==> run K <==
==> flow/design.v <==
`timescale 1ns / 1ps
module iir_filter (
    input wire clk,
    input wire rst,
    input wire signed [15:0] x_in,
    output reg signed [15:0] y_out
);
    localparam signed [39:0] B0 =  3947;
    localparam signed [39:0] B1 = -7894;
    localparam signed [39:0] B2 =  3947;
    localparam signed [39:0] A2 = -7891; 
    localparam signed [39:0] A3 =  3801;
    reg signed [39:0] z1;
    reg signed [39:0] z2;
    wire signed [39:0] x_ext;
    wire signed [39:0] b0_x, b1_x, b2_x;
    wire signed [39:0] a2_y, a3_y;
    wire signed [39:0] y_acc;
    assign x_ext = {{24{x_in[15]}}, x_in};
    assign b0_x = x_ext * B0;
    assign b1_x = x_ext * B1;
    assign b2_x = x_ext * B2;
    assign y_acc = b0_x + z1;
    reg signed [15:0] y_comb;
    wire signed [39:0] y_scaled = y_acc >>> 12; 
    always @(*) begin
        if (y_scaled > 32767)      
            y_comb = 32767;
        else if (y_scaled < -32768) 
            y_comb = -32768;
        else                        
            y_comb = y_scaled[15:0];
    end
    wire signed [39:0] y_comb_ext = {{24{y_comb[15]}}, y_comb};
    assign a2_y = y_comb_ext * A2;
    assign a3_y = y_comb_ext * A3;
    always @(posedge clk) begin
        if (rst) begin
            y_out <= 0;
            z1 <= 0;
            z2 <= 0;
        end else begin
            y_out <= y_comb;
            z1 <= b1_x - a2_y + z2;
            z2 <= b2_x - a3_y;
        end
    end
endmodule
`timescale 1ns / 1ps
module threshold_estimator (
    input wire clk,
    input wire rst,
    input wire signed [15:0] data_in,
    output reg signed [15:0] threshold
);
    reg signed [15:0] abs_data;
    always @(*) begin
        if (data_in == -16'd32768) abs_data = 16'd32767;
        else abs_data = (data_in < 0) ? -data_in : data_in;
    end
    localparam K = 14; 
    reg signed [31:0] accumulator;
    always @(posedge clk) begin
        if (rst) begin
            accumulator <= 0;
            threshold <= 0;
        end else begin
            accumulator <= accumulator - (accumulator >>> K) + abs_data;
            threshold <= -(((accumulator >>> K) * 45) >>> 3);
        end
    end
endmodule
`timescale 1ns / 1ps
module spike_detect (
    input wire clk,
    input wire rst,
    input wire signed [15:0] data_in,
    input wire signed [15:0] threshold,
    output reg spike_out
);
    localparam integer LOCKOUT = 20;
    localparam signed [15:0] SATURATION_NEG = -16'd30000;
    reg [4:0] timer;
    always @(posedge clk) begin
        if (rst) begin
            spike_out <= 0;
            timer <= 0;
        end else begin
            spike_out <= 0;
            if (timer > 0) begin
                timer <= timer - 1;
            end else begin
                if ((data_in < threshold) && (data_in > SATURATION_NEG)) begin
                    spike_out <= 1;
                    timer <= LOCKOUT;
                end
            end
        end
    end
endmodule
`timescale 1ns / 1ps
module velocity_decoder (
    input wire clk,
    input wire rst,
    input wire bin_strobe,  
    input wire signed [15:0] bin_count,  
    output reg signed [15:0] velocity  
);
    localparam signed [15:0] M1 = 16'd3891;  
    localparam signed [15:0] M2 = 16'd819;  
    localparam signed [15:0] MAX_VEL = 16'd20480; 
    localparam signed [15:0] MIN_VEL = -16'd20480;
    reg signed [31:0] term1;  
    reg signed [31:0] term2;  
    reg signed [31:0] sum;  
    always @(posedge clk) begin
        if (rst) begin
            velocity <= 0;
        end else if (bin_strobe) begin
            term1 = velocity * M1; 
            term2 = (bin_count * M2) <<< 12;
            sum = term1 + term2;
            if ((sum >>> 12) > MAX_VEL) 
                velocity <= MAX_VEL;
            else if ((sum >>> 12) < MIN_VEL)
                velocity <= MIN_VEL;
            else
                velocity <= sum >>> 12;
        end
    end
endmodule
`timescale 1ns / 1ps
module neural_pipeline_top (
    input wire clk,
    input wire rst,
    input wire signed [15:0] raw_in,
    output wire signed [15:0] vel_out
);
    wire signed [15:0] filt_out;
    wire spike_pulse_raw;  
    reg spike_pulse_safe;  
    wire signed [15:0] auto_threshold;
    reg [17:0] warmup_cnt; 
    always @(posedge clk) begin
        if (rst) begin
            warmup_cnt <= 0;
            spike_pulse_safe <= 0;
        end else begin
            if (warmup_cnt < 150000) 
                warmup_cnt <= warmup_cnt + 1;
            if (warmup_cnt == 150000) 
                spike_pulse_safe <= spike_pulse_raw;
            else 
                spike_pulse_safe <= 0;
        end
    end
    reg [10:0] bin_timer;
    reg bin_strobe;
    reg signed [15:0] bin_accumulator;
    reg signed [15:0] current_bin_count;
    iir_filter u_filter (
        .clk(clk),
        .rst(rst),
        .x_in(raw_in),
        .y_out(filt_out)
    );
    threshold_estimator u_thresh_gen (
        .clk(clk),
        .rst(rst),
        .data_in(filt_out),
        .threshold(auto_threshold)
    );
    spike_detect u_detect (
        .clk(clk),
        .rst(rst),
        .data_in(filt_out),
        .threshold(auto_threshold), 
        .spike_out(spike_pulse_raw) 
    );
    always @(posedge clk) begin
        if (rst) begin
            bin_timer <= 0;
            bin_accumulator <= 0;
            current_bin_count <= 0;
            bin_strobe <= 0;
        end else begin
            bin_strobe <= 0;
            if (spike_pulse_safe)
                bin_accumulator <= bin_accumulator + 1;
            if (bin_timer == 1499) begin
                bin_timer <= 0;
                current_bin_count <= bin_accumulator;
                bin_accumulator <= 0;
                bin_strobe <= 1;
            end else begin
                bin_timer <= bin_timer + 1;
                bin_strobe <= 0;
            end
        end
    end
    velocity_decoder u_decoder (
        .clk(clk),
        .rst(rst),
        .bin_strobe(bin_strobe),
        .bin_count(current_bin_count),
        .velocity(vel_out)
    );
endmodule
==> flow/run.sh <==
#!/bin/bash
# the make line also repeats each setting of config.mk as NAME=value (left out here)
make -C /OpenROAD-flow-scripts/flow DESIGN_CONFIG=/design/flow/config.mk WORK_HOME=/design/flow/orfs CLKGATE_MAP_FILE= finish
==> flow/config.mk <==
export PLATFORM = sky130hd
export DESIGN_NAME = neural_pipeline_top
export DESIGN_NICKNAME = neural_pipeline_top
export VERILOG_FILES = /design/flow/design.v
export SDC_FILE = /design/flow/constraint.sdc
export NUM_CORES = 4
export LEC_CHECK = 0
export ABC_AREA = 1
export CAP_MARGIN = 35
export CELL_PAD_IN_SITES_DETAIL_PLACEMENT = 2
export CELL_PAD_IN_SITES_GLOBAL_PLACEMENT = 3
export CORE_ASPECT_RATIO = 1.99
export CORE_MARGIN = 2
export CORE_UTILIZATION = 51
export GPL_TIMING_DRIVEN = 1
export HOLD_SLACK_MARGIN = -0.04
export MAX_ROUTING_LAYER = met4
export SLEW_MARGIN = 0
export TNS_END_PERCENT = 5
==> flow/constraint.sdc <==
create_clock -name core_clock -period 30.1 [get_ports {clk}]
set_input_delay 6.0200 -clock core_clock [delete_from_list [all_inputs] [get_ports {clk}]]
set_output_delay 6.0200 -clock core_clock [all_outputs]
set_load 0.01 [all_outputs]
==> run Z (differences from run K) <==
Settings changed: CAP_MARGIN 35 to 20, CELL_PAD_IN_SITES_DETAIL_PLACEMENT 2 to unset, CELL_PAD_IN_SITES_GLOBAL_PLACEMENT 3 to unset, CORE_ASPECT_RATIO 1.99 to unset, CORE_UTILIZATION 51 to 72, CTS_CLUSTER_DIAMETER set to 202, GPL_ROUTABILITY_DRIVEN set to 0, GPL_TIMING_DRIVEN 1 to unset, HOLD_SLACK_MARGIN -0.04 to unset, PLACE_DENSITY_LB_ADDON set to 0.01, SLEW_MARGIN 0 to 20, TNS_END_PERCENT 5 to unset.
==> flow/constraint.sdc (replaced) <==
create_clock -name core_clock -period 15.9 [get_ports {clk}]
set_input_delay 3.1800 -clock core_clock [delete_from_list [all_inputs] [get_ports {clk}]]
set_output_delay 3.1800 -clock core_clock [all_outputs]
set_load 0.01 [all_outputs]
==> run D (differences from run K) <==
Settings changed: ABC_AREA 1 to unset, CAP_MARGIN 35 to 20, CELL_PAD_IN_SITES_DETAIL_PLACEMENT 2 to unset, CELL_PAD_IN_SITES_GLOBAL_PLACEMENT 3 to unset, CORE_ASPECT_RATIO 1.99 to unset, CORE_UTILIZATION 51 to 58, GPL_TIMING_DRIVEN 1 to unset, HOLD_SLACK_MARGIN -0.04 to unset, MAX_ROUTING_LAYER met4 to unset, SLEW_MARGIN 0 to 20, TNS_END_PERCENT 5 to unset.
==> flow/constraint.sdc (replaced) <==
create_clock -name core_clock -period 14.9 [get_ports {clk}]
set_input_delay 2.9800 -clock core_clock [delete_from_list [all_inputs] [get_ports {clk}]]
set_output_delay 2.9800 -clock core_clock [all_outputs]
set_load 0.01 [all_outputs]
==> notes <==
- Run Z completed, yet does not pass: negative setup slack. Run K did not get past global placement without I/O. Run D finished but fails on negative setup slack.
- In run D the cell area is larger than in run Z, by about 3%.
- In flip-flop count, run Z and run D do not differ.
- In run Z the non-clock buffer count is lower than in run D, by 165.
- Die size, lowest first: run Z, run D, run K.
- Of run Z and run D, run Z has the higher first-iteration DRC count (gap about 140%, measured against run D).
- In run D the setup slack is lower than in run Z, by 1400 ps.
==> figures <==
metric	run K	run D	run Z
Run status	stopped before the end	failed layout checks	failed layout checks
Stage where the flow stopped	global placement without I/O	-	-
Reasons for failing layout checks	-	negative setup slack	negative setup slack
Ratio of layout area to synthesized area	-	1.274x	1.192x
Number of instances on the worst hold path	-	1	1
Signal buf overhead	-	12.2%	9.61%
Routing usage on met1	-	42.7%	49.3%
Aggregate global routing overflow	-	0	0
Layout clock buffer count	-	35	33
Number of well taps	-	931	765
Post-cts resize count	-	245	50
Summed instance area of the synthesized netlist	0.0419 mm²	0.0404 mm²	0.0419 mm²
Slack of the worst reg-to-reg path	-	4440 ps	6190 ps
Cell depth of the worst setup path	-	61	69
Via density per instance	-	5.28	5.94
Residual DRC	-	0	0
Number of hold-repair buffers added at the cts stage	-	0	0
Net count entering floorplan	6683	5804	6683
